## aoc_day2
module aoc_day2 (
    input         clock,
    input         reset,
    input  [63:0] data_value,
    input         data_valid,
    output        data_ready,
    output        result_valid,
    output [63:0] result_value
);
For scale: about 400 flip-flops, ~130 I/O pins, roughly 0.027 sq mm of cells after synthesis.
Settings: LEC_CHECK=0, ABC_AREA=1, CAP_MARGIN=0, CORE_ASPECT_RATIO=0.87, CORE_MARGIN=6, CORE_UTILIZATION=44, MAX_ROUTING_LAYER=met5, PLACE_DENSITY_LB_ADDON=0.19, SETUP_SLACK_MARGIN=0.61, SLEW_MARGIN=20, TNS_END_PERCENT=85; clock period 2.7 ns.
run.sh (not shown) runs the stock make flow with config.mk's settings and CLKGATE_MAP_FILE=.
The starting point ran to the end with no violations.
Change:
- CAP_MARGIN: 0 -> 20
- CORE_ASPECT_RATIO: 0.87 -> default
- CORE_MARGIN: 6 -> 2
- CORE_UTILIZATION: 44 -> 65
- MAX_ROUTING_LAYER: met5 -> default
- PLACE_DENSITY_LB_ADDON: 0.19 -> default
- SETUP_SLACK_MARGIN: 0.61 -> default
- TNS_END_PERCENT: 85 -> default
- clock period: 2.7 -> 1.14 ns (I/O delays scaled with it)
The changed run did not get past global routing (5_1_grt).
Synthesized area does not change.
Synthesized cell count stays the same.
Die size decreases by a quarter to a third.
Change:
- ABC_AREA: 1 -> default
- CORE_UTILIZATION: 65 -> 66
- MAX_ROUTING_LAYER: default -> met4
- clock period: 1.14 -> 3.18 ns (I/O delays scaled with it)
=> The new run finished clean; synthesized cell count is lower by 29%; area after synthesis is lower by 12%; die area is lower by 13%.
Change:
- CAP_MARGIN: 20 -> 5
- CTS_CLUSTER_DIAMETER: default -> 41
- clock period: 3.18 -> 2.63 ns (I/O delays scaled with it)
The new run stopped in global routing (5_1_grt).
Synthesized cell count is unchanged.
Die area is unchanged.
Synthesized area stays the same.

========
alpha:
aoc_day2 again, from the RTL that the note above started with.
==> flow/config.mk <==
export PLATFORM = sky130hd
export DESIGN_NAME = aoc_day2
export DESIGN_NICKNAME = aoc_day2
export VERILOG_FILES = /design/flow/design.v
export SDC_FILE = /design/flow/constraint.sdc
export NUM_CORES = 4
export LEC_CHECK = 0
export CAP_MARGIN = 20
export CORE_ASPECT_RATIO = 0.91
export CORE_MARGIN = 2
export CORE_UTILIZATION = 72
export CTS_CLUSTER_DIAMETER = 356
export CTS_CLUSTER_SIZE = 30
export MIN_ROUTING_LAYER = met1
export PLACE_DENSITY = 0.67
export SETUP_SLACK_MARGIN = 0.82
export SLEW_MARGIN = 30
export TNS_END_PERCENT = 95
==> flow/constraint.sdc <==
create_clock -name core_clock -period 2.75 [get_ports {clock}]
set_input_delay 0.5500 -clock core_clock [delete_from_list [all_inputs] [get_ports {clock}]]
set_output_delay 0.5500 -clock core_clock [all_outputs]
set_load 0.01 [all_outputs]
As the logs show, alpha stopped at global routing (5_1_grt) after a tool error, so it never reached the end of the flow.
Inputs modified between alpha and beta:
Settings: removing SETUP_SLACK_MARGIN (formerly 0.82); changing CORE_UTILIZATION from 72 to 58; changing PLACE_DENSITY from 0.67 to 0.64; removing CTS_CLUSTER_DIAMETER (formerly 356); removing CORE_ASPECT_RATIO (formerly 0.91); changing the clock period (ns, I/O delays scaled along) from 2.75 to 2.96.
==> comparison <==
STATUS run=beta STAGES=ALL_DONE FINAL_CHECKS=FAILED CAUSE=setup timing. beta vs alpha — width of the chip rose 12 µm. Number of cell rows on beta is up relative to alpha. Looking only at final weighted congestion of routability-driven global placement, and setting everything else aside, the higher value of beta and alpha goes to alpha. As far as count of instantiated cells in the yosys netlist goes, alpha and beta are indistinguishable; the numbers are identical. From alpha to beta the numbers moved as follows: total clock buffers created by CTS shows an increase of 29; die area higher; floorplan-stage core utilization has decreased.
Input changes introduced in gamma (baseline for comparison: beta):
Settings: putting CTS_CLUSTER_DIAMETER at 97 where nothing was set; putting MAX_ROUTING_LAYER at met4 where nothing was set; swapping 0.64 for 0.66 in PLACE_DENSITY; swapping 58 for 72 in CORE_UTILIZATION; swapping 2.96 for 3.06 in the clock period (ns, I/O delays scaled along).
Findings:
gamma ran in full, but the layout does not pass; the checks complain about setup timing.
Per the comparison of gamma with beta, data arrival time at the worst-slack endpoint neither gained nor lost much, minimum clock period after layout picked up an extra 0.026 ns.
gamma ends up with a clock buffer and inverter area fraction after layout that is 3.4 points lower than in beta.
Clock net sink count: beta vs gamma identical
gamma ended with less row count than beta.
Of gamma and beta, gamma shows the lower clock-buffer cell count, with beta above it.
Re critical path depth: gamma is 3 down on beta.
gamma: aggregate negative setup slack 0.13 ns above beta
Diff beta -> gamma: synthesized cell count held steady, number of setup violations in the final report grew by 1.
Modified inputs, delta compared to gamma
Settings: CTS_CLUSTER_DIAMETER: 97 -> 50; CAP_MARGIN: 20 -> 15; MAX_ROUTING_LAYER: met4 -> unset; the clock period (ns, I/O delays scaled along): 3.06 -> 3.27.
Notes after the runs:
In summary, delta completed successfully, with a layout that passed the timing, design-rule and antenna checks. delta vs. gamma: depth of the worst register-to-register path now larger, setup slack saw an increase, clock power now sits higher, smallest hold slack now smaller, total routing resource utilization after global routing down 1.0 points. From gamma to delta the numbers moved as follows: number of setup violations in the final report fell by 8, synthesized cell count comparable, combinational-cell power consumption now smaller, post-layout instance count excluding filler cells decreased 62.
> inputs changed (delta -> epsilon)
Settings: a deleted CTS_CLUSTER_DIAMETER that had been 50; a change of CAP_MARGIN from 15 to 20; a change of CORE_UTILIZATION from 72 to 58; a change of the clock period (ns, I/O delays scaled along) from 3.27 to 3.01.
==> comparison <==
Class of the tightest hold or removal check: reg -> reg -> delta, in -> reg -> epsilon. Sequential share of layout area in epsilon vs delta: down 2.0 points. As far as clock-pin slew on the worst setup and hold paths is concerned, delta and epsilon perform about the same. Final checks on epsilon, whose flow otherwise completed, came back failing, citing setup timing. As of epsilon, wire length of the first global-routing pass had risen slightly compared to delta. Against delta, number of global-route vias before repair in epsilon fell slightly. epsilon — layout clock buffer count about 40% higher, delta as reference. Summary of epsilon over delta: arrival time of the worst setup path shows a reduction of 0.09 ns, final design area excluding fillers shows an increase of about 8%, relative contribution of sequential cells to total power shows a reduction of 1.7 points, final worst setup slack shows a reduction of 0.18 ns.
No activity file was given, so power comes from the tool's default toggle rates.
